<file path="design/flow/design.v">
`timescale 1ns / 1ps
module axilite(
    input clk, reset, trigger, ARREADY, RVALID, AWREADY, WREADY, BVALID,
    input[4:0] length,
    input[31:0] source_address, destination_address, RDATA,
    output reg done, ARVALID, RREADY, AWVALID, WVALID, BREADY,
    output reg[31:0] ARADDR, AWADDR, WDATA,
    output reg[4:0] r_count, w_count);
    parameter READ_NONE=3'b000,
              READ_ADDR=3'b001,
              READ_DATA=3'b010,
              READ_STORE=3'b011,
              READ_DONE=3'b100;
    parameter WRITE_NONE=3'b000,          
              WRITE_ADDR=3'b001,
              WRITE_DATA=3'b010,
              WRITE_VALID=3'b011,
              WRITE_DONE=3'b100;
    reg [2:0] r_state, w_state;
    reg fifo_rd;
    reg aw_sent, w_sent;
    wire fifo_wr;
    wire fifo_full, fifo_empty;
    wire [31:0] fifo_data;
    wire start;
    wire [4:0] words;
    assign start = trigger && (w_state==WRITE_NONE);
    assign words = {2'b00, length[4:2]};
    assign fifo_wr = (r_state==READ_DATA) && RREADY && RVALID;
    FIFO fifom(.clk(clk), .reset(reset), .FIFO_RD(fifo_rd), .FIFO_WR(fifo_wr), .RDATA(RDATA), .FIFO_EMPTY(fifo_empty), .FIFO_FULL(fifo_full),
                .DATA_OUT(fifo_data));
    always @(posedge clk) begin
        if(reset) begin
            r_state<= READ_NONE;
            ARVALID<=0;
            RREADY<=0;
            r_count<= 0;
         end
         else begin
            case(r_state)
            READ_NONE: begin
                       if(start) begin
                        ARADDR<= source_address;
                        r_count<= words;
                        if(words!=0) begin
                         ARVALID<=1;
                         r_state<= READ_ADDR; end
                        end
                       end
            READ_ADDR: begin
                       if(ARREADY) begin
                       ARVALID<=0;
                       RREADY<=!fifo_full;
                       r_state<= READ_DATA; end
                       end 
            READ_DATA: begin
                       if(!RREADY)
                        RREADY<=!fifo_full;
                       else if(RVALID) begin
                        RREADY<=0;
                        r_count<=r_count-1;
                        r_state<= READ_STORE; end
                       end 
            READ_STORE: begin
                         r_state<=READ_DONE;
                        end
            READ_DONE: begin
                       if(r_count==0)
                        r_state<=READ_NONE;
                       else begin
                        ARADDR<=ARADDR+4; 
                        ARVALID<=1;
                        r_state<=READ_ADDR; end
                       end
            default:   r_state<=READ_NONE;
            endcase
        end
   end 
   always @(posedge clk) begin
           if(reset) begin
            w_state<= WRITE_NONE;
            AWVALID<=0;
            WVALID<=0;
            BREADY<=0;
            fifo_rd<=0;
            aw_sent<=0;
            w_sent<=0;
            done<=0;
            w_count<= 0;
           end
           else begin 
            fifo_rd<=0;
            case(w_state)
            WRITE_NONE: begin
                         if(start) begin
                          AWADDR<=destination_address;
                          w_count<=words;
                          done<=(words==0);
                          if(words!=0)
                           w_state<=WRITE_ADDR;
                          end
                         end
            WRITE_ADDR: begin
                         if(!fifo_empty) begin 
                          fifo_rd<=1; 
                          w_state<=WRITE_VALID; end
                         end
            WRITE_VALID: begin
                         if(!fifo_rd) begin
                          WDATA<=fifo_data;
                          AWVALID<=1;
                          WVALID<=1;
                          aw_sent<=0;
                          w_sent<=0;
                          w_state<=WRITE_DATA; end
                         end
            WRITE_DATA: begin
                         if(AWREADY && AWVALID) begin
                          AWVALID<=0;
                          aw_sent<=1;
                         end
                         if(WREADY && WVALID) begin
                          WVALID<=0;
                          w_sent<=1;
                         end
                         if((aw_sent || (AWREADY && AWVALID)) && (w_sent || (WREADY && WVALID))) begin
                          BREADY<=1;
                          w_state<=WRITE_DONE; end
                        end
            WRITE_DONE: begin
                         if(BVALID) begin
                          BREADY<=0;
                          w_count<=w_count-1;
                          if(w_count==1) begin
                           done<=1;
                           w_state<=WRITE_NONE; end
                          else begin
                           AWADDR<=AWADDR+4;
                           w_state<=WRITE_ADDR; end
                          end
                        end
            default:    w_state<=WRITE_NONE;
            endcase
      end
     end
endmodule
module FIFO(
    input clk, reset, FIFO_RD, FIFO_WR,
    input [31:0] RDATA,
    output FIFO_EMPTY, FIFO_FULL,
    output reg[31:0] DATA_OUT);
    reg[4:0] fifo_depth;
    reg[31:0] fifo_mem[0:15];
    reg[3:0] n,m;
    integer i;
    assign FIFO_EMPTY = (fifo_depth==0);
    assign FIFO_FULL = (fifo_depth==16);
    always @(posedge clk) begin
    if(reset) begin
                n<=0;
                m<=0;
                fifo_depth<=0;
                DATA_OUT<=0;
                for (i=0; i<16; i=i+1) begin
                fifo_mem[i]<=0; 
                end
               end
    else begin
            if(!FIFO_FULL && FIFO_WR)
                begin
                    fifo_mem[n]<=RDATA;
                    n<=(n==15)? 0:n+1;
                end
            if( !FIFO_EMPTY && FIFO_RD )
                begin
                    DATA_OUT<=fifo_mem[m];
                    m<=(m==15)? 0:m+1;
                end
            fifo_depth<=fifo_depth+(!FIFO_FULL && FIFO_WR)-(!FIFO_EMPTY && FIFO_RD);
          end
     end 
endmodule
</file>
<file path="design/flow/constraint.sdc">
create_clock -name core_clock -period 2.25 [get_ports {clk}]
set_input_delay 0.4500 -clock core_clock [delete_from_list [all_inputs] [get_ports {clk}]]
set_output_delay 0.4500 -clock core_clock [all_outputs]
set_load 0.01 [all_outputs]
</file>
<file path="design/flow/run.sh">
#!/bin/bash
# the make line also repeats each setting of config.mk as NAME=value (left out here)
make -C /OpenROAD-flow-scripts/flow DESIGN_CONFIG=/design/flow/config.mk WORK_HOME=/design/flow/orfs CLKGATE_MAP_FILE= finish
</file>
<file path="design/flow/config.mk">
export PLATFORM = sky130hd
export DESIGN_NAME = axilite
export DESIGN_NICKNAME = axilite
export VERILOG_FILES = /design/flow/design.v
export SDC_FILE = /design/flow/constraint.sdc
export NUM_CORES = 4
export LEC_CHECK = 0
export CAP_MARGIN = 5
export CORE_MARGIN = 2
export CORE_UTILIZATION = 72
export CTS_CLUSTER_DIAMETER = 362
export CTS_CLUSTER_SIZE = 15
export HOLD_SLACK_MARGIN = -0.05
export SETUP_SLACK_MARGIN = 0.12
export SLEW_MARGIN = 20
</file>
==> results of run 1 <==
[final cells by class]
| class | instances | area, sq um | share of cell area [%] |
|---|---|---|---|
| flip-flops and latches | 682 | 19750 | 52.43 |
| well taps | 539 | 674.4 | 1.790 |
| clock inverters | 3 | 33.78 | 0.08966 |
| clock buffers | 93 | 1455 | 3.862 |
| repair buffers | 459 | 4768 | 12.66 |
| multi-input cells | 1482 | 10870 | 28.86 |
| inverters | 31 | 118.9 | 0.3155 |
[routing by layer]
layer  vias up  routed length [microns]  global-route usage, %
li1       9435                        -                      -
met1     10880                    30110                  49.02
met2      1639                    43490                  63.84
met3       318                     9898                  7.538
met4         2                     3511                  14.50
met5         -                        9                      0
[through the flow]
step / hold slack, ns / instance area [sq um] / total power, W / std cells
2_1_floorplan: 0.4030 / 31270 / 0.01525 / 2373
3_3_place_gp: 0.4092 / 35370 / 0.01603 / 3123
3_5_place_dp: 0.4125 / 35370 / 0.01612 / 3123
4_1_cts: 0.3247 / 37140 / 0.02455 / 3253
5_1_grt: 0.3605 / 37680 / 0.02518 / 3289
6_report: 0.3549 / 37680 / 0.02467 / 3289
[timing repair]
| item | in CTS | in global routing |
|---|---|---|
| endpoints found under the hold margin | 0 | 0 |
| cloned | 0 | 4 |
| pin swaps | 12 | 40 |
| buffers inserted | 35 | 32 |
| gates resized | 13 | 63 |
| endpoints found under the setup margin | 39 | 104 |
==> tab_implementation.tex, run 1 <==
% Table of physical implementation metrics
\begin{tabular}{lr}
\hline
Metric & Value \\
\hline
\multicolumn{2}{l}{\textbf{Clock network}} \\
Max clock buf depth & 3 \\
CTS sink count & approximately 700 \\
Number of buffers inserted for hold repair after clock tree synthesis & 0 \\
Clock slew at reported path FFs & 0.07 ns \\
Clock latency on the worst-skew pair & about 0.62 ns \\
TritonCTS clock tree & built \\
Number of H-tree levels & 2 \\
Cell at the root of the clock tree & sky130\_fd\_sc\_hd\_\_clkbuf\_16 \\
CTS buffer count & 51 \\
\multicolumn{2}{l}{\textbf{Drt}} \\
Average via count per standard cell & just under 7 \\
DRC violation count after routing & 0 \\
Antenna cell count & 0 \\
Iteration-0 DRC Markers & around 3.3k \\
Final routed wirelength across all metal layers & 87020 microns \\
Average wire length per cell after detail routing & 26.46 microns \\
Detailed-router iteration count before antenna repair & 6 \\
Routed via count & 22.27k \\
Antenna Violating Nets Remaining & 0 \\
\multicolumn{2}{l}{\textbf{Floorplanning}} \\
Die span in x & $\sim$210 microns \\
Overall chip area & 44630 sq um \\
Vertical die size & $\sim$210 microns \\
Number of placement rows & 75 \\
Io pins & roughly 220 \\
Pre-placement core utilization & 73.40\% \\
Area of the core region & 42130 sq um \\
\multicolumn{2}{l}{\textbf{Yosys}} \\
Comb area leader & simple AND/OR/NAND/NOR gates \\
Tally of unique sky130hd cells used after synthesis & 67 \\
Netlist area before placement & slightly above 30000 sq um \\
Post-synth area hogs & sky130\_fd\_sc\_hd\_\_edfxtp\_1, sky130\_fd\_sc\_hd\_\_and2\_1, sky130\_fd\_sc\_hd\_\_mux2i\_1 \\
Commonest register cell after synthesis & sky130\_fd\_sc\_hd\_\_edfxtp\_1 \\
Share of the synthesized area in the top cell type & 59.03\% \\
Most instantiated library cell after synthesis & sky130\_fd\_sc\_hd\_\_edfxtp\_1 \\
Adder-cell area share of the yosys netlist & less than 1\% \\
AND/OR/NAND/NOR Cells, Area Fraction & 15.82\% \\
Mux frac, synth & approximately 8.7\% \\
Cell taking the most area after synthesis & sky130\_fd\_sc\_hd\_\_edfxtp\_1 \\
Share of flip-flops with an asynchronous set or reset & 0\% \\
Compound-gate portion of the synthesized area & 7.201\% \\
Yosys synthesis warning count & 2 \\
Synthesized area per cell & between 10 and 15 sq um \\
XOR Share, Synth & 0.9629\% \\
Area reported by Yosys stat & approximately 31000 sq um \\
Total cells reported by yosys after synthesis & 2373 \\
Post-synthesis instance total & 2373 \\
Most frequent cells after synthesis & sky130\_fd\_sc\_hd\_\_edfxtp\_1, sky130\_fd\_sc\_hd\_\_and2\_1, sky130\_fd\_sc\_hd\_\_mux2i\_1, sky130\_fd\_sc\_hd\_\_clkbuf\_1, sky130\_fd\_sc\_hd\_\_nor2\_1 \\
Number of enable flip-flop cells & approximately 610 \\
Register bit total from synthesis & 682 \\
Share of synthesized area occupied by flip-flops and latches & $\sim$64\% \\
Post-synth net total & between 2k and 3k \\
\multicolumn{2}{l}{\textbf{GRT}} \\
Global router's overall resource usage & 37.85\% \\
Via count of the first global-routing pass & 21.98k \\
First-pass GRT wire length & 125900 microns \\
Remaining global-route overflow & 0 \\
Largest net degree at the start of global routing & roughly 69 \\
Initial antenna violation count & 1 \\
\multicolumn{2}{l}{\textbf{Pwr}} \\
Power Combinational & 0.00156 W \\
Fraction of power consumed by sequential logic & 58.4\% \\
Internal power & 0.01928 W \\
Part of the power in combinational logic & 6.3\% \\
Clock share of power & 35.3\% \\
Clock group total power & 0.00870 W \\
Leading power group & sequential cells \\
Maximum resistive drop on vdd & 0.7404 mV \\
Net switching power figure & 0.005391 W \\
Leakage & approximately 13 nW \\
Power Dens Cells & 654.8 nW/um\^{}2 \\
Total sequential power & 0.0144 W \\
Switching Share & a little over a fifth \\
\multicolumn{2}{l}{\textbf{Setup path}} \\
Crit. Startpoint & fifom.fifo\_depth[2] \\
Required time worst endpoint & 2.80 ns \\
CP Buf/Inv Count & 2 \\
Kind of end point of the critical path & flop \\
R2r setup slk & -0.51 ns \\
Crit-path max FO & 2 \\
End point of the critical path & fifom.fifo\_depth[4] \\
Classification of the worst setup path & flop to flop \\
Most used cell, CP & sky130\_fd\_sc\_hd\_\_ha\_4 \\
Worst r2r src & fifom.fifo\_depth[2] \\
Cells along the critical path & inv\_2, ha\_4, or4b\_4, and2\_4, ha\_4, inv\_2, ha\_4, fa\_2, a21oi\_2, nor2\_1, or3\_1, a21oi\_2 \\
Setup crit start kind & flop \\
Worst path arrival time & 3.31 ns \\
FF-to-FF path depth & 12 \\
Cell family contributing the most delay on the critical path & simple AND/OR/NAND/NOR gates \\
Slowest library cell on the worst path & sky130\_fd\_sc\_hd\_\_or4b\_4 \\
End of the worst register-to-register path & fifom.fifo\_depth[4] \\
Crit. path cell count & 12 \\
Highest cell delay on the worst timing path & approximately 0.46 ns \\
\multicolumn{2}{l}{\textbf{Cells and area}} \\
Number of fillers in the final layout & 1699 \\
Number of nets in the layout & $\sim$2.8k \\
Area growth from synthesis to final layout & 21.83\% \\
Final core utilization & 89.42\% \\
\multicolumn{2}{l}{\textbf{Min path}} \\
Worst-case hold path end point & AWVALID \\
Number of cells on the worst hold path & 3 \\
Critical hold path startpoint & reset \\
Hold Path Class & input pin to flop \\
\multicolumn{2}{l}{\textbf{Place}} \\
Global placer's final weighted congestion & 0.8911 \\
Count of input and output buffers & about 220 \\
Detailed placement HPWL & roughly 51000 microns \\
Minimum setup slack after placement & -0.5586 ns \\
\multicolumn{2}{l}{\textbf{Timing}} \\
Final number of max-transition violations & 0 \\
Final worst-path setup slack & -0.5120 ns \\
Number of setup violations in the final report & 5 \\
Period utilization & 122.8\% \\
Total Neg Setup Slack & -0.7890 ns \\
Worst Skew & 0.02346 ns \\
Worst-Margin Slew & about 0.86 ns \\
RSZ-0062 raised after global routing & true \\
Minimum clock period after layout & $\sim$2.8 ns \\
Achievable clock frequency & approximately 360 MHz \\
Normalized max-slew margin & 42.82\% \\
Total count of hold-check failures in the final report & 0 \\
\multicolumn{2}{l}{\textbf{Run}} \\
Tally of OpenROAD warnings & 39 \\
Number of max-capacitance violations reported & 0 \\
\multicolumn{2}{l}{\textbf{Run status}} \\
Result of the run & complete, but fails checks \\
Layout check fault list & setup timing \\
\hline
\end{tabular}
==> run 2: changes to the inputs <==
CTS_CLUSTER_DIAMETER = unset   (was 362)
CTS_CLUSTER_SIZE = 27   (was 15)
HOLD_SLACK_MARGIN = -0.1   (was -0.05)
SETUP_SLACK_MARGIN = -0.19   (was 0.12)
clock period = 1.86 ns   (was 2.25 ns; I/O delays follow)
==> run 2 against run 1 <==
Against the previous run: the layout still fails its checks (setup timing); sequential share of layout area down 1.3 points; first-iteration DRC count up 14%; hold slack worse by 0.045 ns; flip-flop count unchanged; clock skew about the same; via count up 3.7%; final area up 2.6%; maximum frequency down 1.3%; worst setup slack worse by 0.43 ns; synthesized area unchanged; critical path depth unchanged; final cell count up 2.1%; critical path type unchanged; critical endpoint unchanged.
==> tab_implementation.tex, run 2 <==
% Table of physical implementation metrics
\begin{tabular}{lr}
\hline
Metric & Value \\
\hline
\multicolumn{2}{l}{\textbf{Run status}} \\
Result of the run & complete, but fails checks \\
Layout check fault list & setup timing \\
\multicolumn{2}{l}{\textbf{Pwr}} \\
Internal power & 0.02580 W \\
Clock share of power & 41.2\% \\
Total sequential power & 0.0175 W \\
Power Combinational & 0.00199 W \\
Clock group total power & approximately 0.014 W \\
Switching Share & 22.08\% \\
Fraction of power consumed by sequential logic & 52.7\% \\
Power Dens Cells & roughly 860 nW/um\^{}2 \\
Power, Total & 0.03312 W \\
Part of the power in combinational logic & 6.0\% \\
Maximum resistive drop on vdd & 1.020 mV \\
Net switching power figure & $\sim$0.0073 W \\
Leakage & 13.64 nW \\
Leading power group & sequential cells \\
\multicolumn{2}{l}{\textbf{Floorplanning}} \\
Die span in x & 211.3 microns \\
Vertical die size & 211.3 microns \\
Overall chip area & 44630 sq um \\
Pre-placement core utilization & about three quarters \\
Number of placement rows & about 75 \\
Io pins & about 220 \\
Area of the core region & 42130 sq um \\
\multicolumn{2}{l}{\textbf{Yosys}} \\
Tally of unique sky130hd cells used after synthesis & approximately 67 \\
Total cells reported by yosys after synthesis & between 2k and 2.5k \\
Adder-cell area share of the yosys netlist & 0.7525\% \\
Number of enable flip-flop cells & 608 \\
Post-synth net total & 2500 \\
Share of flip-flops with an asynchronous set or reset & 0\% \\
Compound-gate portion of the synthesized area & under 10\% \\
Register bit total from synthesis & 682 \\
Post-synthesis instance total & $\sim$2.4k \\
Share of the synthesized area in the top cell type & 59.03\% \\
Commonest register cell after synthesis & sky130\_fd\_sc\_hd\_\_edfxtp\_1 \\
Cell taking the most area after synthesis & sky130\_fd\_sc\_hd\_\_edfxtp\_1 \\
Comb area leader & simple AND/OR/NAND/NOR gates \\
Most frequent cells after synthesis & sky130\_fd\_sc\_hd\_\_edfxtp\_1, sky130\_fd\_sc\_hd\_\_and2\_1, sky130\_fd\_sc\_hd\_\_mux2i\_1, sky130\_fd\_sc\_hd\_\_clkbuf\_1, sky130\_fd\_sc\_hd\_\_nor2\_1 \\
Synthesized area per cell & 13.03 sq um \\
AND/OR/NAND/NOR Cells, Area Fraction & 15.82\% \\
Mux frac, synth & about 8.7\% \\
Yosys synthesis warning count & 2 \\
XOR Share, Synth & 0.9629\% \\
Share of synthesized area occupied by flip-flops and latches & 63.82\% \\
Post-synth area hogs & sky130\_fd\_sc\_hd\_\_edfxtp\_1, sky130\_fd\_sc\_hd\_\_and2\_1, sky130\_fd\_sc\_hd\_\_mux2i\_1 \\
Area reported by Yosys stat & 30930 sq um \\
Most instantiated library cell after synthesis & sky130\_fd\_sc\_hd\_\_edfxtp\_1 \\
Netlist area before placement & slightly above 30000 sq um \\
\multicolumn{2}{l}{\textbf{Clock network}} \\
CTS buffer count & 67 \\
Max clock buf depth & 3 \\
CTS sink count & 682 \\
Cell at the root of the clock tree & sky130\_fd\_sc\_hd\_\_clkbuf\_16 \\
Clock latency on the worst-skew pair & 0.61 ns \\
TritonCTS clock tree & built \\
Clock slew at reported path FFs & 0.07 ns \\
Number of H-tree levels & 3 \\
Number of buffers inserted for hold repair after clock tree synthesis & 0 \\
\multicolumn{2}{l}{\textbf{Min path}} \\
Critical hold path startpoint & reset \\
Number of cells on the worst hold path & 3 \\
Worst-case hold path end point & r\_state[4] \\
Hold Path Class & input pin to flop \\
\multicolumn{2}{l}{\textbf{GRT}} \\
Remaining global-route overflow & 0 \\
Initial antenna violation count & 0 \\
First-pass GRT wire length & 135800 microns \\
Global router's overall resource usage & 41.08\% \\
Largest net degree at the start of global routing & 69 \\
Via count of the first global-routing pass & 23.17k \\
\multicolumn{2}{l}{\textbf{Cells and area}} \\
Final Instance Count excl. Fillers & 3357 \\
Area growth from synthesis to final layout & 25.03\% \\
Number of nets in the layout & just under 3k \\
\multicolumn{2}{l}{\textbf{Timing}} \\
Normalized max-slew margin & around two fifths \\
Total count of hold-check failures in the final report & 0 \\
Worst Skew & around 0.024 ns \\
Achievable clock frequency & 357.2 MHz \\
Minimum clock period after layout & roughly 2.8 ns \\
Period utilization & 150.5\% \\
Final number of max-transition violations & 0 \\
RSZ-0062 raised after global routing & true \\
Number of setup violations in the final report & 1143 \\
Final worst-path setup slack & -0.9393 ns \\
Total Neg Setup Slack & -128.38 ns \\
Worst-Margin Slew & 0.8847 ns \\
\multicolumn{2}{l}{\textbf{Setup path}} \\
Worst path arrival time & 3.35 ns \\
Crit. path cell count & 12 \\
Kind of end point of the critical path & flop \\
Crit. Startpoint & fifom.fifo\_depth[3] \\
FF-to-FF path depth & 12 \\
CP Buf/Inv Count & 2 \\
Slowest library cell on the worst path & sky130\_fd\_sc\_hd\_\_or4b\_4 \\
Setup crit start kind & flop \\
Worst r2r src & fifom.fifo\_depth[3] \\
Crit-path max FO & 2 \\
Required time worst endpoint & between 2 and 2.5 ns \\
Cells along the critical path & inv\_2, ha\_4, or4b\_4, and2\_4, ha\_4, inv\_2, ha\_4, fa\_2, a21oi\_2, nor2\_1, or3\_1, a21oi\_2 \\
Classification of the worst setup path & flop to flop \\
R2r setup slk & -0.94 ns \\
End point of the critical path & fifom.fifo\_depth[4] \\
Most used cell, CP & sky130\_fd\_sc\_hd\_\_ha\_4 \\
Cell family contributing the most delay on the critical path & simple AND/OR/NAND/NOR gates \\
Highest cell delay on the worst timing path & 0.47 ns \\
End of the worst register-to-register path & fifom.fifo\_depth[4] \\
\multicolumn{2}{l}{\textbf{Drt}} \\
Average via count per standard cell & 6.881 \\
Detailed-router iteration count before antenna repair & 6 \\
Average wire length per cell after detail routing & 28.20 microns \\
Iteration-0 DRC Markers & 3739 \\
DRC violation count after routing & 0 \\
Antenna Violating Nets Remaining & 0 \\
Routed via count & approximately 23k \\
Final routed wirelength across all metal layers & 94660 microns \\
\multicolumn{2}{l}{\textbf{Place}} \\
Count of placed standard cells including taps & 3197 \\
Count of input and output buffers & 218 \\
Global placer's final weighted congestion & 0.9014 \\
Minimum setup slack after placement & -0.9298 ns \\
Detailed placement HPWL & 53900 microns \\
\multicolumn{2}{l}{\textbf{Run}} \\
Tally of OpenROAD warnings & 39 \\
Number of max-capacitance violations reported & 0 \\
\hline
\end{tabular}
[run 2: cell type report]
cell class	instances	area [sq um]
antenna	2	5.005
clock buffer	93	1928
clock inverter	31	257.7
fill	1471	3466
inverter	31	116.4
multi-input combinational	1482	10940
sequential	682	19750
tap	539	674.4
timing repair buffer	497	4990
[run 2: layer usage]
metal	up-vias	wire length [microns]	track usage, %
met1	11060	31610	51.16
met4	0	5399	22.37
li1	9544	-	-
met2	2037	46370	68.41
met5	-	0	0
met3	464	11280	8.103
[run 2: stage by stage]
step           area (sq um)  utilization (%)  hold WS [ns]
2_1_floorplan         31310                -        0.4030
3_3_place_gp          36000            85.43        0.4082
3_5_place_dp          36000            85.43        0.4097
4_1_cts               38370            91.07        0.2913
5_1_grt               38660            91.76        0.3045
6_report              38670            91.77        0.3100
[run 2: repair_timing]
action,4_1_cts,5_1_grt
setup endpoints to repair,67,91
gates resized,33,53
gates cloned,0,3
pin swaps,29,36
setup buffers,23,25
==> run 3: changes to the inputs <==
CAP_MARGIN = 20   (was 5)
CTS_CLUSTER_SIZE = 25   (was 27)
HOLD_SLACK_MARGIN = unset   (was -0.1)
PLACE_DENSITY_LB_ADDON = 0.19   (was unset)
SETUP_SLACK_MARGIN = -0.27   (was -0.19)
clock period = 3.07 ns   (was 1.86 ns; I/O delays follow)
==> run 3 against run 2 <==
Against the previous run: now clean on timing, DRC and antenna; wire length fell by 15%; largest cell class unchanged; combinational power fell by 51%; critical endpoint unchanged; first-iteration DRC count fell by 18%; maximum frequency fell by 5.8%; final cell count fell by 5.8%; critical path type unchanged.
==> tab_implementation.tex, run 3 <==
% Table of physical implementation metrics
\begin{tabular}{lr}
\hline
Metric & Value \\
\hline
\multicolumn{2}{l}{\textbf{Run status}} \\
Result of the run & complete, no violations \\
\multicolumn{2}{l}{\textbf{Yosys}} \\
Most instantiated library cell after synthesis & sky130\_fd\_sc\_hd\_\_edfxtp\_1 \\
Most frequent cells after synthesis & sky130\_fd\_sc\_hd\_\_edfxtp\_1, sky130\_fd\_sc\_hd\_\_and2\_1, sky130\_fd\_sc\_hd\_\_mux2i\_1, sky130\_fd\_sc\_hd\_\_clkbuf\_1, sky130\_fd\_sc\_hd\_\_nor2\_1 \\
Total cells reported by yosys after synthesis & 2373 \\
Share of the synthesized area in the top cell type & 59.03\% \\
Share of synthesized area occupied by flip-flops and latches & 63.82\% \\
Compound-gate portion of the synthesized area & 7.201\% \\
Register bit total from synthesis & 682 \\
Share of flip-flops with an asynchronous set or reset & 0\% \\
Adder-cell area share of the yosys netlist & less than 1\% \\
Commonest register cell after synthesis & sky130\_fd\_sc\_hd\_\_edfxtp\_1 \\
Cell taking the most area after synthesis & sky130\_fd\_sc\_hd\_\_edfxtp\_1 \\
Synthesized area per cell & 13.03 sq um \\
Netlist area before placement & 30930 sq um \\
Yosys synthesis warning count & 2 \\
Post-synth area hogs & sky130\_fd\_sc\_hd\_\_edfxtp\_1, sky130\_fd\_sc\_hd\_\_and2\_1, sky130\_fd\_sc\_hd\_\_mux2i\_1 \\
Tally of unique sky130hd cells used after synthesis & 67 \\
Number of enable flip-flop cells & 608 \\
Mux frac, synth & 8.718\% \\
Post-synthesis instance total & $\sim$2.4k \\
Area reported by Yosys stat & 30930 sq um \\
Comb area leader & simple AND/OR/NAND/NOR gates \\
AND/OR/NAND/NOR Cells, Area Fraction & 15.82\% \\
Post-synth net total & 2500 \\
XOR Share, Synth & 0.9629\% \\
\multicolumn{2}{l}{\textbf{Place}} \\
Global placer's final weighted congestion & 0.8616 \\
Count of placed standard cells including taps & 3040 \\
Post-detailed-placement cell area & about 34000 sq um \\
Detailed placement HPWL & around 47000 microns \\
Count of input and output buffers & 218 \\
\multicolumn{2}{l}{\textbf{Cells and area}} \\
Final cell area excluding filler cells & 36330 sq um \\
Sequential Area & 19750 sq um \\
Logic area & 10560 sq um \\
Area growth from synthesis to final layout & 17.47\% \\
Number of nets in the layout & 2697 \\
Number of fillers in the final layout & 1889 \\
Final Instance Count excl. Fillers & between 3k and 4k \\
\multicolumn{2}{l}{\textbf{Setup path}} \\
End of the worst register-to-register path & fifom.fifo\_depth[4] \\
Slowest library cell on the worst path & sky130\_fd\_sc\_hd\_\_or4b\_1 \\
Classification of the worst setup path & flop to flop \\
Crit. path cell count & 12 \\
Cells along the critical path & inv\_1, ha\_1, or4b\_1, and2\_2, ha\_1, inv\_1, ha\_1, fa\_1, a21oi\_1, nor2\_1, or3\_1, a21oi\_1 \\
Highest cell delay on the worst timing path & 0.45 ns \\
End point of the critical path & fifom.fifo\_depth[4] \\
Worst r2r src & fifom.fifo\_depth[2] \\
Cell family contributing the most delay on the critical path & adder cells \\
Most used cell, CP & sky130\_fd\_sc\_hd\_\_ha\_1 \\
R2r setup slk & around 0.097 ns \\
Setup crit start kind & flop \\
CP Buf/Inv Count & 2 \\
FF-to-FF path depth & 12 \\
Worst path arrival time & 3.49 ns \\
Required time worst endpoint & between 3 and 4 ns \\
Crit. Startpoint & fifom.fifo\_depth[2] \\
Crit-path max FO & 2 \\
Kind of end point of the critical path & flop \\
\multicolumn{2}{l}{\textbf{Pwr}} \\
Switching Share & 21.03\% \\
Power Combinational & $\sim$0.00097 W \\
Power, Total & 0.01985 W \\
Internal power & 0.01567 W \\
Net switching power figure & 0.004174 W \\
Total sequential power & between 0.01 and 0.015 W \\
Clock share of power & 41.8\% \\
Part of the power in combinational logic & 4.9\% \\
Maximum resistive drop on vdd & 0.4349 mV \\
Fraction of power consumed by sequential logic & 53.3\% \\
Leakage & roughly 12 nW \\
Leading power group & sequential cells \\
Power Dens Cells & 546.3 nW/um\^{}2 \\
Clock group total power & just over 0.008 W \\
\multicolumn{2}{l}{\textbf{Timing}} \\
Number of setup violations in the final report & 0 \\
Minimum clock period after layout & just under 3 ns \\
Worst Skew & 0.01408 ns \\
Worst-Margin Slew & 0.9697 ns \\
Final number of max-transition violations & 0 \\
Min Hold Slack & $\sim$0.43 ns \\
Achievable clock frequency & 336.3 MHz \\
Normalized max-slew margin & between 30\% and 40\% \\
Total count of hold-check failures in the final report & 0 \\
Period utilization & 96.85\% \\
\multicolumn{2}{l}{\textbf{Min path}} \\
Worst-case hold path end point & WDATA[15] \\
Critical hold path startpoint & fifom.DATA\_OUT[15] \\
Number of cells on the worst hold path & 0 \\
Hold Path Class & flop to flop \\
\multicolumn{2}{l}{\textbf{GRT}} \\
Via count of the first global-routing pass & 21.83k \\
Initial antenna violation count & 1 \\
First-pass GRT wire length & $\sim$120000 microns \\
Global router's overall resource usage & 36.24\% \\
Remaining global-route overflow & 0 \\
Largest net degree at the start of global routing & 74 \\
\multicolumn{2}{l}{\textbf{Clock network}} \\
Number of H-tree levels & 3 \\
Cell at the root of the clock tree & sky130\_fd\_sc\_hd\_\_clkbuf\_16 \\
Clock latency on the worst-skew pair & 0.59 ns \\
Clock slew at reported path FFs & 0.06 ns \\
CTS buffer count & 67 \\
TritonCTS clock tree & built \\
Setup Buffers After CTS & 0 \\
CTS sink count & 682 \\
Number of buffers inserted for hold repair after clock tree synthesis & 0 \\
Number of cells upsized or downsized after cts & 0 \\
Max clock buf depth & 3 \\
\multicolumn{2}{l}{\textbf{Floorplanning}} \\
Number of placement rows & 75 \\
Io pins & between 200 and 250 \\
Area of the core region & 42130 sq um \\
Vertical die size & $\sim$210 microns \\
Pre-placement core utilization & 73.40\% \\
Die span in x & between 200 and 250 microns \\
Overall chip area & 44630 sq um \\
\multicolumn{2}{l}{\textbf{Run}} \\
Tally of OpenROAD warnings & 35 \\
Number of max-capacitance violations reported & 0 \\
\multicolumn{2}{l}{\textbf{Drt}} \\
Antenna cell count & 0 \\
Iteration-0 DRC Markers & 3077 \\
Average via count per standard cell & 6.737 \\
Met1 layer wirelength in the final routing & 28630 microns \\
Top Metal Used & met5 \\
Routed met2 length & 39830 microns \\
Average wire length per cell after detail routing & 25.46 microns \\
Final routed wirelength across all metal layers & 80490 microns \\
Antenna Violating Nets Remaining & 0 \\
Length of routed met3 wiring & 8968 microns \\
Detailed-router iteration count before antenna repair & 6 \\
DRC violation count after routing & 0 \\
Routed via count & 21.30k \\
\hline
\end{tabular}
-- run 3: area by class of cell --
cell class	instances	area share [%]
clock buffers	92	5.328
inverters	31	0.3203
multi-input cells	1479	29.06
well taps	539	1.856
repair buffers	309	8.321
clock inverters	30	0.7543
flip-flops and latches	682	54.36
-- run 3: routing by layer --
metal | vias to the layer above | GRT usage (%)
met5 | - | 0
met4 | 2 | 15.64
met3 | 259 | 7.820
met2 | 1466 | 61.17
met1 | 10440 | 45.68
li1 | 9138 | -
-- run 3: through the flow --
stage / utilization (%) / setup slack [ns] / setup TNS, ns
floorplan: - / -1.040 / -327.09
global placement: 80.98 / 0.1652 / 0
detailed placement: 80.98 / 0.1245 / 0
CTS: 86.22 / 0.1087 / 0
global route: 86.22 / -0.06498 / -0.06498
finish: 86.22 / 0.09678 / 0
==> run 4: changes to the inputs <==
CORE_UTILIZATION = 68   (was 72)
CTS_CLUSTER_SIZE = unset   (was 25)
PLACE_DENSITY_LB_ADDON = unset   (was 0.19)
SETUP_SLACK_MARGIN = unset   (was -0.27)
clock period = 2.71 ns   (was 3.07 ns; I/O delays follow)
==> run 4 against run 3 <==
Against the previous run: the layout now fails its checks (setup timing); total power increased by 12%; sequential share of layout area decreased by 0.72 points; non-clock buffer count increased by 16; die size rose by 5.8%; critical path type unchanged.
==> tab_implementation.tex, run 4 <==
% Table of physical implementation metrics
\begin{tabular}{lr}
\hline
Metric & Value \\
\hline
\multicolumn{2}{l}{\textbf{Run status}} \\
Result of the run & complete, but fails checks \\
Layout check fault list & setup timing \\
\multicolumn{2}{l}{\textbf{Yosys}} \\
Number of enable flip-flop cells & 608 \\
Netlist area before placement & 30930 sq um \\
Comb area leader & simple AND/OR/NAND/NOR gates \\
Share of the synthesized area in the top cell type & 59.03\% \\
Commonest register cell after synthesis & sky130\_fd\_sc\_hd\_\_edfxtp\_1 \\
Register bit total from synthesis & 682 \\
Area reported by Yosys stat & between 30000 and 40000 sq um \\
Cell taking the most area after synthesis & sky130\_fd\_sc\_hd\_\_edfxtp\_1 \\
Share of synthesized area occupied by flip-flops and latches & 63.82\% \\
Share of flip-flops with an asynchronous set or reset & 0\% \\
Mux frac, synth & under 10\% \\
Tally of unique sky130hd cells used after synthesis & 67 \\
Compound-gate portion of the synthesized area & 7.201\% \\
Yosys synthesis warning count & 2 \\
Synthesized area per cell & around 13 sq um \\
Post-synth area hogs & sky130\_fd\_sc\_hd\_\_edfxtp\_1, sky130\_fd\_sc\_hd\_\_and2\_1, sky130\_fd\_sc\_hd\_\_mux2i\_1 \\
Total cells reported by yosys after synthesis & 2373 \\
XOR Share, Synth & less than 1\% \\
Most instantiated library cell after synthesis & sky130\_fd\_sc\_hd\_\_edfxtp\_1 \\
AND/OR/NAND/NOR Cells, Area Fraction & 15.82\% \\
Post-synth net total & 2500 \\
Adder-cell area share of the yosys netlist & 0.7525\% \\
Post-synthesis instance total & 2373 \\
Most frequent cells after synthesis & sky130\_fd\_sc\_hd\_\_edfxtp\_1, sky130\_fd\_sc\_hd\_\_and2\_1, sky130\_fd\_sc\_hd\_\_mux2i\_1, sky130\_fd\_sc\_hd\_\_clkbuf\_1, sky130\_fd\_sc\_hd\_\_nor2\_1 \\
\multicolumn{2}{l}{\textbf{Drt}} \\
Iteration-0 DRC Markers & 2505 \\
Detailed-router iteration count before antenna repair & 6 \\
Antenna Violating Nets Remaining & 0 \\
Average wire length per cell after detail routing & 24.40 microns \\
Final routed wirelength across all metal layers & between 70000 and 80000 microns \\
DRC violation count after routing & 0 \\
Antenna cell count & 0 \\
Routed via count & about 21k \\
Average via count per standard cell & 6.356 \\
\multicolumn{2}{l}{\textbf{Timing}} \\
RSZ-0062 raised after global routing & true \\
Worst Skew & 0.02464 ns \\
Minimum clock period after layout & 2.770 ns \\
Total count of hold-check failures in the final report & 0 \\
Final worst-path setup slack & -0.06022 ns \\
Final number of max-transition violations & 0 \\
Normalized max-slew margin & 29.16\% \\
Total Neg Setup Slack & -0.06022 ns \\
Period utilization & 102.2\% \\
Number of setup violations in the final report & 1 \\
Achievable clock frequency & 361.0 MHz \\
Worst-Margin Slew & around 1.1 ns \\
\multicolumn{2}{l}{\textbf{Cells and area}} \\
Number of nets in the layout & 2715 \\
Number of fillers in the final layout & 2529 \\
Area growth from synthesis to final layout & 19.06\% \\
Logic area & 10610 sq um \\
Sequential Area & 19750 sq um \\
\multicolumn{2}{l}{\textbf{Setup path}} \\
Cell family contributing the most delay on the critical path & simple AND/OR/NAND/NOR gates \\
FF-to-FF path depth & 12 \\
Highest cell delay on the worst timing path & 0.46 ns \\
CP Buf/Inv Count & 2 \\
R2r setup slk & -0.06 ns \\
Crit. Startpoint & fifom.fifo\_depth[3] \\
Most used cell, CP & sky130\_fd\_sc\_hd\_\_ha\_4 \\
Classification of the worst setup path & flop to flop \\
End point of the critical path & fifom.fifo\_depth[4] \\
Worst r2r src & fifom.fifo\_depth[3] \\
Crit-path max FO & 2 \\
End of the worst register-to-register path & fifom.fifo\_depth[4] \\
Worst path arrival time & between 3 and 4 ns \\
Required time worst endpoint & 3.23 ns \\
Slowest library cell on the worst path & sky130\_fd\_sc\_hd\_\_or4b\_4 \\
Cells along the critical path & inv\_2, ha\_4, or4b\_4, and2\_4, ha\_4, inv\_2, ha\_4, fa\_2, a21oi\_2, nor2\_2, or3\_1, a21oi\_1 \\
Setup crit start kind & flop \\
Crit. path cell count & 12 \\
Kind of end point of the critical path & flop \\
\multicolumn{2}{l}{\textbf{Min path}} \\
Hold Path Class & input pin to flop \\
Worst-case hold path end point & r\_state[4] \\
Critical hold path startpoint & reset \\
Number of cells on the worst hold path & 2 \\
\multicolumn{2}{l}{\textbf{Run}} \\
Tally of OpenROAD warnings & 39 \\
Number of max-capacitance violations reported & 0 \\
\multicolumn{2}{l}{\textbf{Pwr}} \\
Internal power & approximately 0.017 W \\
Leading power group & sequential cells \\
Part of the power in combinational logic & under 10\% \\
Leakage & 12.56 nW \\
Power Combinational & around 0.0011 W \\
Total sequential power & 0.0120 W \\
Clock share of power & 41.1\% \\
Power, Total & approximately 0.022 W \\
Clock group total power & 0.00914 W \\
Switching Share & a little over a fifth \\
Fraction of power consumed by sequential logic & 53.8\% \\
Power Dens Cells & slightly above 600 nW/um\^{}2 \\
Net switching power figure & 0.004764 W \\
Maximum resistive drop on vdd & about 0.68 mV \\
\multicolumn{2}{l}{\textbf{Floorplanning}} \\
Area of the core region & 45090 sq um \\
Vertical die size & 217.3 microns \\
Overall chip area & approximately 47000 sq um \\
Number of placement rows & 78 \\
Die span in x & about 220 microns \\
Io pins & $\sim$220 \\
Pre-placement core utilization & 68.59\% \\
\multicolumn{2}{l}{\textbf{GRT}} \\
Largest net degree at the start of global routing & a little under 70 \\
Remaining global-route overflow & 0 \\
First-pass GRT wire length & 119900 microns \\
Via count of the first global-routing pass & 20.60k \\
Initial antenna violation count & 4 \\
Global router's overall resource usage & $\sim$34\% \\
\multicolumn{2}{l}{\textbf{Clock network}} \\
CTS buffer count & $\sim$69 \\
Max clock buf depth & 3 \\
Cell at the root of the clock tree & sky130\_fd\_sc\_hd\_\_clkbuf\_16 \\
Number of H-tree levels & 3 \\
Clock slew at reported path FFs & 0.06 ns \\
CTS sink count & 682 \\
Clock latency on the worst-skew pair & 0.61 ns \\
TritonCTS clock tree & built \\
\multicolumn{2}{l}{\textbf{Place}} \\
Minimum setup slack after placement & -0.09771 ns \\
Global placer's final weighted congestion & around 0.84 \\
Count of input and output buffers & 218 \\
Detailed placement HPWL & 47500 microns \\
\hline
\end{tabular}
[run 4: per-layer routing]
layer	global-route usage [%]	routed length [microns]
met5	0	13
met4	11.76	2511
met3	6.052	7865
met2	56.11	38650
met1	45.89	30110
[run 4: area by class of cell]
class / instances / area share (%)
inverters: 31 / 0.3160
clock buffers: 99 / 5.355
flip-flops and latches: 682 / 53.64
repair buffers: 325 / 9.317
clock inverters: 28 / 0.5097
multi-input cells: 1479 / 28.82
well taps: 600 / 2.039
[run 4: through the flow]
stage                     instance area, sq um  hold slack (ns)  instances  utilization, %
after global routing                     36820           0.4215       3244           81.67
after floorplan                          31010           0.4030       2373               -
after detailed placement                 34610           0.4168       3112           76.76
after global placement                   34610           0.4099       3112           76.76
after CTS                                36810           0.3896       3243           81.65
final                                    36820           0.4154       3244           81.67
[run 4: timing repair]
item | 4_1_cts | 5_1_grt
endpoints found under the setup margin | 1 | 1
pin swaps | 5 | 3
hold buffers | 0 | 0
resized | 2 | 2
gates cloned | 0 | 0
setup buffers | 4 | 1
==> run 5: changes to the inputs <==
CORE_UTILIZATION = 57   (was 68)
CTS_CLUSTER_SIZE = 55   (was unset)
clock period = 2.61 ns   (was 2.71 ns; I/O delays follow)
==> run 5 against run 4 <==
Against the previous run: still fails the layout checks on setup timing; synthesized area unchanged; combinational power increased by 7%; core utilization decreased by 12 points; non-clock buffer count increased by 36; count of clock-buffer cells in the layout decreased by 1; critical path type unchanged.
==> tab_implementation.tex, run 5 <==
% Table of physical implementation metrics
\begin{tabular}{lr}
\hline
Metric & Value \\
\hline
\multicolumn{2}{l}{\textbf{Floorplanning}} \\
Die span in x & roughly 240 microns \\
Overall chip area & around 56000 sq um \\
Vertical die size & between 200 and 250 microns \\
Pre-placement core utilization & between 50\% and 60\% \\
Number of placement rows & 85 \\
Area of the core region & $\sim$54000 sq um \\
Io pins & between 200 and 250 \\
\multicolumn{2}{l}{\textbf{Pwr}} \\
Internal power & between 0.015 and 0.02 W \\
Leading power group & sequential cells \\
Part of the power in combinational logic & 5.0\% \\
Switching Share & 20.69\% \\
Fraction of power consumed by sequential logic & about half \\
Net switching power figure & 0.005010 W \\
Total sequential power & 0.0124 W \\
Clock share of power & 43.6\% \\
Power, Total & 0.02421 W \\
Power Combinational & 0.00122 W \\
Leakage & 12.92 nW \\
Clock group total power & 0.0106 W \\
Power Dens Cells & 642.8 nW/um\^{}2 \\
Maximum resistive drop on vdd & 0.5480 mV \\
\multicolumn{2}{l}{\textbf{Cells and area}} \\
Final core utilization & 70.13\% \\
Sequential Area & 19750 sq um \\
Number of fillers in the final layout & 3741 \\
Final Instance Count excl. Fillers & about 3.4k \\
Logic area & 10630 sq um \\
Final cell area excluding filler cells & between 30000 and 40000 sq um \\
Number of nets in the layout & 2755 \\
Area growth from synthesis to final layout & 21.79\% \\
\multicolumn{2}{l}{\textbf{Setup path}} \\
Kind of end point of the critical path & flop \\
R2r setup slk & -0.07 ns \\
CP Buf/Inv Count & 2 \\
End point of the critical path & fifom.fifo\_depth[4] \\
Required time worst endpoint & $\sim$3.1 ns \\
Worst path arrival time & between 3 and 4 ns \\
Setup crit start kind & flop \\
Crit-path max FO & 2 \\
Worst r2r src & fifom.fifo\_depth[2] \\
FF-to-FF path depth & 12 \\
Crit. path cell count & 12 \\
Most used cell, CP & sky130\_fd\_sc\_hd\_\_ha\_4 \\
Crit. Startpoint & fifom.fifo\_depth[2] \\
Cell family contributing the most delay on the critical path & simple AND/OR/NAND/NOR gates \\
Highest cell delay on the worst timing path & approximately 0.45 ns \\
Slowest library cell on the worst path & sky130\_fd\_sc\_hd\_\_or4b\_4 \\
Classification of the worst setup path & flop to flop \\
End of the worst register-to-register path & fifom.fifo\_depth[4] \\
Cells along the critical path & inv\_2, ha\_4, or4b\_4, and2\_4, ha\_4, inv\_2, ha\_4, fa\_2, a21oi\_2, nor2\_1, or3\_1, a21oi\_2 \\
\multicolumn{2}{l}{\textbf{Yosys}} \\
Tally of unique sky130hd cells used after synthesis & 67 \\
Synthesized area per cell & 13.03 sq um \\
Comb area leader & simple AND/OR/NAND/NOR gates \\
Share of the synthesized area in the top cell type & 59.03\% \\
Total cells reported by yosys after synthesis & 2373 \\
Register bit total from synthesis & between 600 and 700 \\
Adder-cell area share of the yosys netlist & 0.7525\% \\
Number of enable flip-flop cells & 608 \\
AND/OR/NAND/NOR Cells, Area Fraction & roughly 16\% \\
Post-synthesis instance total & 2373 \\
Post-synth net total & 2500 \\
Most instantiated library cell after synthesis & sky130\_fd\_sc\_hd\_\_edfxtp\_1 \\
Share of flip-flops with an asynchronous set or reset & 0\% \\
Mux frac, synth & 8.718\% \\
Netlist area before placement & between 30000 and 40000 sq um \\
Cell taking the most area after synthesis & sky130\_fd\_sc\_hd\_\_edfxtp\_1 \\
Share of synthesized area occupied by flip-flops and latches & a little under two thirds \\
Compound-gate portion of the synthesized area & 7.201\% \\
Yosys synthesis warning count & 2 \\
Commonest register cell after synthesis & sky130\_fd\_sc\_hd\_\_edfxtp\_1 \\
XOR Share, Synth & less than 1\% \\
Area reported by Yosys stat & 30930 sq um \\
Post-synth area hogs & sky130\_fd\_sc\_hd\_\_edfxtp\_1, sky130\_fd\_sc\_hd\_\_and2\_1, sky130\_fd\_sc\_hd\_\_mux2i\_1 \\
Most frequent cells after synthesis & sky130\_fd\_sc\_hd\_\_edfxtp\_1, sky130\_fd\_sc\_hd\_\_and2\_1, sky130\_fd\_sc\_hd\_\_mux2i\_1, sky130\_fd\_sc\_hd\_\_clkbuf\_1, sky130\_fd\_sc\_hd\_\_nor2\_1 \\
\multicolumn{2}{l}{\textbf{Place}} \\
Detailed placement HPWL & 50380 microns \\
Count of placed standard cells including taps & between 3k and 4k \\
Count of input and output buffers & around 220 \\
Post-detailed-placement cell area & about 35000 sq um \\
Global placer's final weighted congestion & 0.8438 \\
Minimum setup slack after placement & -0.1445 ns \\
\multicolumn{2}{l}{\textbf{Timing}} \\
Normalized max-slew margin & a little over two fifths \\
Total count of hold-check failures in the final report & 0 \\
Period utilization & 102.9\% \\
Achievable clock frequency & $\sim$370 MHz \\
Final number of max-transition violations & 0 \\
Final worst-path setup slack & -0.07470 ns \\
Minimum clock period after layout & approximately 2.7 ns \\
RSZ-0062 raised after global routing & true \\
Worst Skew & 0.02002 ns \\
Number of setup violations in the final report & 1 \\
Worst-Margin Slew & about 0.87 ns \\
\multicolumn{2}{l}{\textbf{Drt}} \\
Antenna cell count & 0 \\
DRC violation count after routing & 0 \\
Average wire length per cell after detail routing & 24.37 microns \\
Antenna Violating Nets Remaining & 0 \\
Final routed wirelength across all metal layers & between 80000 and 90000 microns \\
Iteration-0 DRC Markers & 1770 \\
Detailed-router iteration count before antenna repair & 6 \\
Average via count per standard cell & 6.007 \\
Routed via count & a little over 20k \\
\multicolumn{2}{l}{\textbf{Min path}} \\
Worst-case hold path end point & r\_count[1] \\
Critical hold path startpoint & reset \\
Hold Path Class & input pin to flop \\
Number of cells on the worst hold path & 3 \\
\multicolumn{2}{l}{\textbf{GRT}} \\
Remaining global-route overflow & 0 \\
First-pass GRT wire length & between 100000 and 150000 microns \\
Largest net degree at the start of global routing & 69 \\
Via count of the first global-routing pass & 20.14k \\
Initial antenna violation count & 4 \\
Global router's overall resource usage & between 20\% and 30\% \\
\multicolumn{2}{l}{\textbf{Clock network}} \\
Clock slew at reported path FFs & 0.06 ns \\
CTS buffer count & 73 \\
Max clock buf depth & 3 \\
Number of buffers inserted for hold repair after clock tree synthesis & 0 \\
Clock latency on the worst-skew pair & 0.61 ns \\
Cell at the root of the clock tree & sky130\_fd\_sc\_hd\_\_clkbuf\_16 \\
Number of H-tree levels & 3 \\
CTS sink count & around 680 \\
TritonCTS clock tree & built \\
\multicolumn{2}{l}{\textbf{Run}} \\
Tally of OpenROAD warnings & 39 \\
Number of max-capacitance violations reported & 0 \\
\multicolumn{2}{l}{\textbf{Run status}} \\
Result of the run & complete, but fails checks \\
Layout check fault list & setup timing \\
\hline
\end{tabular}
==> run 5: layer usage <==
metal	share of wire [%]	track usage (%)	wire [microns]	vias up
met1	43	41.95	35490	10200
li1	-	-	-	9270
met3	7.3	4.057	5975	106
met5	0	0	0	-
met2	48	48.48	39390	742
met4	1.9	7.806	1555	0
==> run 5: final cells by class <==
type | instances | share of cell area, %
clock buffers | 98 | 5.458
inverters | 31 | 0.3089
clock inverters | 35 | 1.020
repair buffers | 361 | 10.26
multi-input cells | 1479 | 28.21
flip-flops and latches | 682 | 52.44
well taps | 696 | 2.312
==> run 5: repair_timing <==
action / in CTS / in global routing
endpoints found under the setup margin: 1 / 1
setup buffers: 4 / 1
pin swaps: 9 / 5
gates resized: 2 / 1
==> run 5: through the flow <==
stage / hold slack, ns / TNS, ns
6_report: 0.4180 / -0.07470
5_1_grt: 0.4151 / -0.1462
3_3_place_gp: 0.4108 / -0.1509
2_1_floorplan: 0.4030 / -162.39
4_1_cts: 0.3792 / -0.08195
3_5_place_dp: 0.4111 / -0.1445
==> run 6: changes to the inputs <==
ABC_AREA = 1   (was unset)
CORE_UTILIZATION = 72   (was 57)
CTS_CLUSTER_SIZE = 15   (was 55)
PLACE_DENSITY_LB_ADDON = 0.19   (was unset)
SETUP_SLACK_MARGIN = 0.63   (was unset)
clock period = 3.74 ns   (was 2.61 ns; I/O delays follow)
==> run 6 against run 5 <==
Against the previous run: now clean on timing, DRC and antenna; maximum frequency fell by 5.9%; total power fell by 30%; critical endpoint is now fifom.DATA_OUT[17]; wire length rose by 11%; highest routed layer is now met5; final area fell by 1.4%; critical path type unchanged; sequential power fell by about 30%; clock skew rose by 0.012 ns; first-iteration DRC count rose by 120%; core utilization rose by 14 points.
==> tab_implementation.tex, run 6 <==
% Table of physical implementation metrics
\begin{tabular}{lr}
\hline
Metric & Value \\
\hline
\multicolumn{2}{l}{\textbf{Floorplanning}} \\
Die span in x & 215.3 microns \\
Number of placement rows & $\sim$77 \\
Area of the core region & $\sim$44000 sq um \\
Pre-placement core utilization & 72.83\% \\
Vertical die size & 215.3 microns \\
Io pins & 221 \\
Overall chip area & 46340 sq um \\
\multicolumn{2}{l}{\textbf{Yosys}} \\
XOR Share, Synth & less than 1\% \\
Number of enable flip-flop cells & 608 \\
Most instantiated library cell after synthesis & sky130\_fd\_sc\_hd\_\_nand2\_1 \\
Mux frac, synth & 0\% \\
Share of the synthesized area in the top cell type & a little under three fifths \\
Yosys synthesis warning count & 2 \\
Tally of unique sky130hd cells used after synthesis & 33 \\
Adder-cell area share of the yosys netlist & 0.7242\% \\
Synthesized area per cell & 8.809 sq um \\
Comb area leader & simple AND/OR/NAND/NOR gates \\
Commonest register cell after synthesis & sky130\_fd\_sc\_hd\_\_edfxtp\_1 \\
Register bit total from synthesis & roughly 680 \\
Area reported by Yosys stat & 32140 sq um \\
AND/OR/NAND/NOR Cells, Area Fraction & 26.64\% \\
Total cells reported by yosys after synthesis & 3648 \\
Share of flip-flops with an asynchronous set or reset & 0\% \\
Compound-gate portion of the synthesized area & 3.158\% \\
Cell taking the most area after synthesis & sky130\_fd\_sc\_hd\_\_edfxtp\_1 \\
Post-synth net total & 3775 \\
Post-synthesis instance total & 3648 \\
Share of synthesized area occupied by flip-flops and latches & 61.42\% \\
Netlist area before placement & 32140 sq um \\
Most frequent cells after synthesis & sky130\_fd\_sc\_hd\_\_nand2\_1, sky130\_fd\_sc\_hd\_\_nor2\_1, sky130\_fd\_sc\_hd\_\_edfxtp\_1, sky130\_fd\_sc\_hd\_\_nand3\_1, sky130\_fd\_sc\_hd\_\_inv\_1 \\
Post-synth area hogs & sky130\_fd\_sc\_hd\_\_edfxtp\_1, sky130\_fd\_sc\_hd\_\_nand2\_1, sky130\_fd\_sc\_hd\_\_nor2\_1 \\
\multicolumn{2}{l}{\textbf{Setup path}} \\
CP Buf/Inv Count & 3 \\
Crit-path max FO & 67 \\
Setup crit start kind & flop \\
Cell family contributing the most delay on the critical path & simple AND/OR/NAND/NOR gates \\
R2r setup slk & 0.89 ns \\
Kind of end point of the critical path & flop \\
Classification of the worst setup path & flop to flop \\
Most used cell, CP & sky130\_fd\_sc\_hd\_\_nand2\_1 \\
Highest cell delay on the worst timing path & 0.68 ns \\
Crit. Startpoint & fifom.fifo\_depth[2] \\
End point of the critical path & fifom.DATA\_OUT[17] \\
End of the worst register-to-register path & fifom.DATA\_OUT[17] \\
Worst r2r src & fifom.fifo\_depth[2] \\
Cells along the critical path & inv\_1, ha\_1, nand3\_1, nand2\_1, inv\_2, buf\_4, nand2\_1, nor2\_1, a21oi\_1 \\
Required time worst endpoint & 4.20 ns \\
FF-to-FF path depth & 9 \\
Slowest library cell on the worst path & sky130\_fd\_sc\_hd\_\_buf\_4 \\
Worst path arrival time & 3.32 ns \\
Crit. path cell count & 9 \\
\multicolumn{2}{l}{\textbf{Pwr}} \\
Part of the power in combinational logic & 6.0\% \\
Clock group total power & slightly above 0.007 W \\
Total sequential power & 0.00867 W \\
Internal power & roughly 0.013 W \\
Net switching power figure & 0.003765 W \\
Leakage & 15.54 nW \\
Power Dens Cells & 456.4 nW/um\^{}2 \\
Clock share of power & 42.9\% \\
Power Combinational & slightly above 0.001 W \\
Fraction of power consumed by sequential logic & 51.1\% \\
Leading power group & sequential cells \\
Switching Share & 22.21\% \\
Maximum resistive drop on vdd & 0.5543 mV \\
\multicolumn{2}{l}{\textbf{Drt}} \\
Average wire length per cell after detail routing & 20.67 microns \\
DRC violation count after routing & 0 \\
Antenna Violating Nets Remaining & 0 \\
Routed met2 length & 44030 microns \\
Length of routed met3 wiring & between 10000 and 15000 microns \\
Top Metal Used & met5 \\
Average via count per standard cell & 6.069 \\
Final routed wirelength across all metal layers & between 90000 and 100000 microns \\
Iteration-0 DRC Markers & 3827 \\
Antenna cell count & 0 \\
Routed via count & 26.91k \\
Detailed-router iteration count before antenna repair & 8 \\
Met1 layer wirelength in the final routing & 29690 microns \\
\multicolumn{2}{l}{\textbf{GRT}} \\
First-pass GRT wire length & 141000 microns \\
Via count of the first global-routing pass & $\sim$26k \\
Initial antenna violation count & 3 \\
Remaining global-route overflow & 0 \\
Largest net degree at the start of global routing & a little under 200 \\
Global router's overall resource usage & 39.48\% \\
\multicolumn{2}{l}{\textbf{Timing}} \\
Worst Skew & 0.03227 ns \\
RSZ-0062 raised after global routing & false \\
Total Neg Setup Slack & 0 ns \\
Min Hold Slack & 0.4184 ns \\
Normalized max-slew margin & 32.57\% \\
Final number of max-transition violations & 0 \\
Number of setup violations in the final report & 0 \\
Total count of hold-check failures in the final report & 0 \\
Worst-Margin Slew & 1.005 ns \\
Achievable clock frequency & around 350 MHz \\
Minimum clock period after layout & 2.854 ns \\
Period utilization & 76.32\% \\
\multicolumn{2}{l}{\textbf{Min path}} \\
Number of cells on the worst hold path & 2 \\
Worst-case hold path end point & r\_state[1] \\
Hold Path Class & flop to flop \\
Critical hold path startpoint & r\_state[4] \\
\multicolumn{2}{l}{\textbf{Run status}} \\
Result of the run & complete, no violations \\
\multicolumn{2}{l}{\textbf{Cells and area}} \\
Number of nets in the layout & 3913 \\
Final core utilization & 84.18\% \\
Area growth from synthesis to final layout & 15.59\% \\
Final Instance Count excl. Fillers & between 4k and 5k \\
Number of fillers in the final layout & $\sim$2.4k \\
\multicolumn{2}{l}{\textbf{Clock network}} \\
Clock latency on the worst-skew pair & 0.63 ns \\
CTS buffer count & 70 \\
Max clock buf depth & 3 \\
Clock slew at reported path FFs & 0.06 ns \\
Number of buffers inserted for hold repair after clock tree synthesis & 0 \\
CTS sink count & 682 \\
Number of cells upsized or downsized after cts & 0 \\
TritonCTS clock tree & built \\
Setup Buffers After CTS & 0 \\
Number of H-tree levels & 3 \\
Cell at the root of the clock tree & sky130\_fd\_sc\_hd\_\_clkbuf\_16 \\
\multicolumn{2}{l}{\textbf{Place}} \\
Global placer's final weighted congestion & $\sim$0.90 \\
Detailed placement HPWL & between 50000 and 60000 microns \\
Count of input and output buffers & approximately 220 \\
Count of placed standard cells including taps & 4306 \\
\multicolumn{2}{l}{\textbf{Run}} \\
Tally of OpenROAD warnings & 36 \\
Number of max-capacitance violations reported & 0 \\
\hline
\end{tabular}
run 6: layer usage:
layer | up-vias | GRT usage (%)
li1 | 11960 | -
met3 | 454 | 9.469
met2 | 2134 | 64.84
met5 | - | 0
met4 | 4 | 26.67
met1 | 12350 | 46.43
run 6: per-stage QoR:
step	power, W	worst slack [ns]	instance area, sq um
3_5_place_dp	0.009796	0.5893	34780
5_1_grt	0.01730	0.7549	37150
3_3_place_gp	0.009741	0.5987	34780
4_1_cts	0.01690	1.178	37150
2_1_floorplan	0.009315	0.9102	32140
6_report	0.01695	0.8858	37150
run 6: cell type report:
class | instances | area [sq um] | share of cell area, %
Clock buffer | 93 | 1973 | 5.312
Inverter | 382 | 1441 | 3.880
Multi-Input combinational cell | 2372 | 10090 | 27.16
Timing Repair Buffer | 278 | 2758 | 7.424
Tap cell | 592 | 740.7 | 1.994
Sequential cell | 682 | 19750 | 53.16
Clock inverter | 34 | 396.6 | 1.068
==> run 7: changes to the inputs <==
ABC_AREA = unset   (was 1)
CAP_MARGIN = 25   (was 20)
CELL_PAD_IN_SITES_GLOBAL_PLACEMENT = 2   (was unset)
CORE_UTILIZATION = 21   (was 72)
CTS_CLUSTER_SIZE = unset   (was 15)
PLACE_DENSITY_LB_ADDON = unset   (was 0.19)
SETUP_SLACK_MARGIN = unset   (was 0.63)
clock period = 4.0 ns   (was 3.74 ns; I/O delays follow)
==> run 7 against run 6 <==
Against the previous run: global-route usage shrank 27 points; via count shrank 28%; largest cell class unchanged; final area grew 4.0%; core utilization shrank 58 points; maximum frequency shrank 7.6%; final cell count grew 3.0%; combinational power shrank 26%; highest routed layer unchanged; count of clock-buffer cells in the layout grew 26; non-clock buffer count grew 17.
==> tab_implementation.tex, run 7 <==
% Table of physical implementation metrics
\begin{tabular}{lr}
\hline
Metric & Value \\
\hline
\multicolumn{2}{l}{\textbf{Yosys}} \\
Synthesized area per cell & 13.03 sq um \\
Adder-cell area share of the yosys netlist & 0.7525\% \\
Compound-gate portion of the synthesized area & 7.201\% \\
Commonest register cell after synthesis & sky130\_fd\_sc\_hd\_\_edfxtp\_1 \\
Total cells reported by yosys after synthesis & 2373 \\
Post-synth area hogs & sky130\_fd\_sc\_hd\_\_edfxtp\_1, sky130\_fd\_sc\_hd\_\_and2\_1, sky130\_fd\_sc\_hd\_\_mux2i\_1 \\
AND/OR/NAND/NOR Cells, Area Fraction & between 10\% and 20\% \\
Mux frac, synth & approximately 8.7\% \\
Post-synthesis instance total & 2373 \\
Netlist area before placement & 30930 sq um \\
Register bit total from synthesis & 682 \\
Share of the synthesized area in the top cell type & approximately three fifths \\
Cell taking the most area after synthesis & sky130\_fd\_sc\_hd\_\_edfxtp\_1 \\
Number of enable flip-flop cells & 608 \\
Share of flip-flops with an asynchronous set or reset & 0\% \\
Most instantiated library cell after synthesis & sky130\_fd\_sc\_hd\_\_edfxtp\_1 \\
Share of synthesized area occupied by flip-flops and latches & a little under two thirds \\
XOR Share, Synth & 0.9629\% \\
Post-synth net total & about 2.5k \\
Area reported by Yosys stat & 30930 sq um \\
Yosys synthesis warning count & 2 \\
Most frequent cells after synthesis & sky130\_fd\_sc\_hd\_\_edfxtp\_1, sky130\_fd\_sc\_hd\_\_and2\_1, sky130\_fd\_sc\_hd\_\_mux2i\_1, sky130\_fd\_sc\_hd\_\_clkbuf\_1, sky130\_fd\_sc\_hd\_\_nor2\_1 \\
Tally of unique sky130hd cells used after synthesis & 67 \\
Comb area leader & simple AND/OR/NAND/NOR gates \\
\multicolumn{2}{l}{\textbf{Clock network}} \\
CTS buffer count & 83 \\
Setup Buffers After CTS & 0 \\
Clock latency on the worst-skew pair & about 0.7 ns \\
Number of buffers inserted for hold repair after clock tree synthesis & 0 \\
Number of cells upsized or downsized after cts & 0 \\
Cell at the root of the clock tree & sky130\_fd\_sc\_hd\_\_clkbuf\_16 \\
Max clock buf depth & 3 \\
CTS sink count & 682 \\
Number of H-tree levels & 3 \\
Clock slew at reported path FFs & roughly 0.06 ns \\
TritonCTS clock tree & built \\
\multicolumn{2}{l}{\textbf{Min path}} \\
Critical hold path startpoint & fifom.DATA\_OUT[10] \\
Number of cells on the worst hold path & 0 \\
Worst-case hold path end point & WDATA[10] \\
Hold Path Class & flop to flop \\
\multicolumn{2}{l}{\textbf{Pwr}} \\
Power Dens Cells & $\sim$430 nW/um\^{}2 \\
Power, Total & about 0.017 W \\
Switching Share & between 20\% and 30\% \\
Internal power & 0.01297 W \\
Leading power group & sequential cells \\
Part of the power in combinational logic & 4.5\% \\
Clock group total power & $\sim$0.008 W \\
Maximum resistive drop on vdd & 0.3021 mV \\
Fraction of power consumed by sequential logic & 48.7\% \\
Net switching power figure & 0.003685 W \\
Total sequential power & about 0.0081 W \\
Clock share of power & 46.8\% \\
Power Combinational & 0.000750 W \\
Leakage & 12.65 nW \\
\multicolumn{2}{l}{\textbf{Setup path}} \\
Crit. Startpoint & fifom.fifo\_depth[2] \\
Cells along the critical path & inv\_1, ha\_1, or4b\_1, and2\_4, ha\_1, inv\_1, ha\_1, fa\_1, a21oi\_1, nor2\_1, or3\_1, a21oi\_1 \\
Highest cell delay on the worst timing path & 0.60 ns \\
Setup crit start kind & flop \\
End point of the critical path & fifom.fifo\_depth[4] \\
Worst r2r src & fifom.fifo\_depth[2] \\
Crit. path cell count & 12 \\
End of the worst register-to-register path & fifom.fifo\_depth[4] \\
Required time worst endpoint & 4.59 ns \\
Crit-path max FO & 5 \\
Slowest library cell on the worst path & sky130\_fd\_sc\_hd\_\_or4b\_1 \\
FF-to-FF path depth & 12 \\
CP Buf/Inv Count & 2 \\
Classification of the worst setup path & flop to flop \\
Kind of end point of the critical path & flop \\
Cell family contributing the most delay on the critical path & simple AND/OR/NAND/NOR gates \\
R2r setup slk & 0.91 ns \\
Worst path arrival time & 3.67 ns \\
Most used cell, CP & sky130\_fd\_sc\_hd\_\_ha\_1 \\
\multicolumn{2}{l}{\textbf{GRT}} \\
Global router's overall resource usage & around 12\% \\
Remaining global-route overflow & 0 \\
Via count of the first global-routing pass & 19.45k \\
Largest net degree at the start of global routing & 104 \\
Initial antenna violation count & 7 \\
First-pass GRT wire length & 137600 microns \\
\multicolumn{2}{l}{\textbf{Drt}} \\
DRC violation count after routing & 0 \\
Average via count per standard cell & 4.249 \\
Routed via count & slightly below 20k \\
Final routed wirelength across all metal layers & 94160 microns \\
Antenna Violating Nets Remaining & 0 \\
Iteration-0 DRC Markers & 1325 \\
Average wire length per cell after detail routing & around 21 microns \\
Detailed-router iteration count before antenna repair & 5 \\
\multicolumn{2}{l}{\textbf{Timing}} \\
Worst Skew & 0.02331 ns \\
Period utilization & 77.20\% \\
Minimum clock period after layout & 3.088 ns \\
Normalized max-slew margin & 33.85\% \\
Number of setup violations in the final report & 0 \\
RSZ-0062 raised after global routing & false \\
Achievable clock frequency & 323.8 MHz \\
Worst-Margin Slew & 0.9901 ns \\
Total count of hold-check failures in the final report & 0 \\
Final number of max-transition violations & 0 \\
\multicolumn{2}{l}{\textbf{Floorplanning}} \\
Io pins & around 220 \\
Pre-placement core utilization & 21.20\% \\
Number of placement rows & between 100 and 150 \\
Area of the core region & 145900 sq um \\
Die span in x & 387.8 microns \\
Overall chip area & roughly 150000 sq um \\
Vertical die size & 387.8 microns \\
\multicolumn{2}{l}{\textbf{Run}} \\
Tally of OpenROAD warnings & 38 \\
Number of max-capacitance violations reported & 0 \\
\multicolumn{2}{l}{\textbf{Place}} \\
Count of placed standard cells including taps & around 4.4k \\
Global placer's final weighted congestion & 0.7187 \\
Count of input and output buffers & 218 \\
Detailed placement HPWL & 56080 microns \\
\multicolumn{2}{l}{\textbf{Run status}} \\
Result of the run & complete, no violations \\
\multicolumn{2}{l}{\textbf{Cells and area}} \\
Area growth from synthesis to final layout & 24.86\% \\
Number of nets in the layout & 2699 \\
Final Instance Count excl. Fillers & 4565 \\
\hline
\end{tabular}
## run 7: area by class of cell
type | count | area (sq um)
multi-input combinational | 1479 | 10580
fill | 15000 | 107300
inverter | 31 | 116.4
tap | 1917 | 2399
clock inverter | 37 | 470.5
clock buffer | 119 | 2365
timing repair buffer | 295 | 2925
sequential | 682 | 19750
antenna | 5 | 12.51
## run 7: layer usage
metal / track usage (%) / up-vias / part of all wire (%)
met1: 16.78 / 9593 / 46
met5: 0 / - / 0.036
li1: - / 9180 / -
met3: 2.701 / 106 / 5.9
met2: 19.89 / 513 / 46
met4: 3.061 / 6 / 2.0
## run 7: metrics by stage
step	cell area, sq um	worst slack, ns	util, %	hold slack, ns	TNS [ns]
after CTS	38580	0.9034	26.44	0.4316	0
after detailed placement	35740	0.6383	24.49	0.4168	0
after global routing	38610	0.7203	26.46	0.4357	0
final	38620	0.9120	26.46	0.4291	0
after global placement	35740	0.5875	24.49	0.4136	0
after floorplan	30930	-0.2958	-	0.4030	-83.20
Power figures rest on the tool's default switching activity, not on a simulated workload.
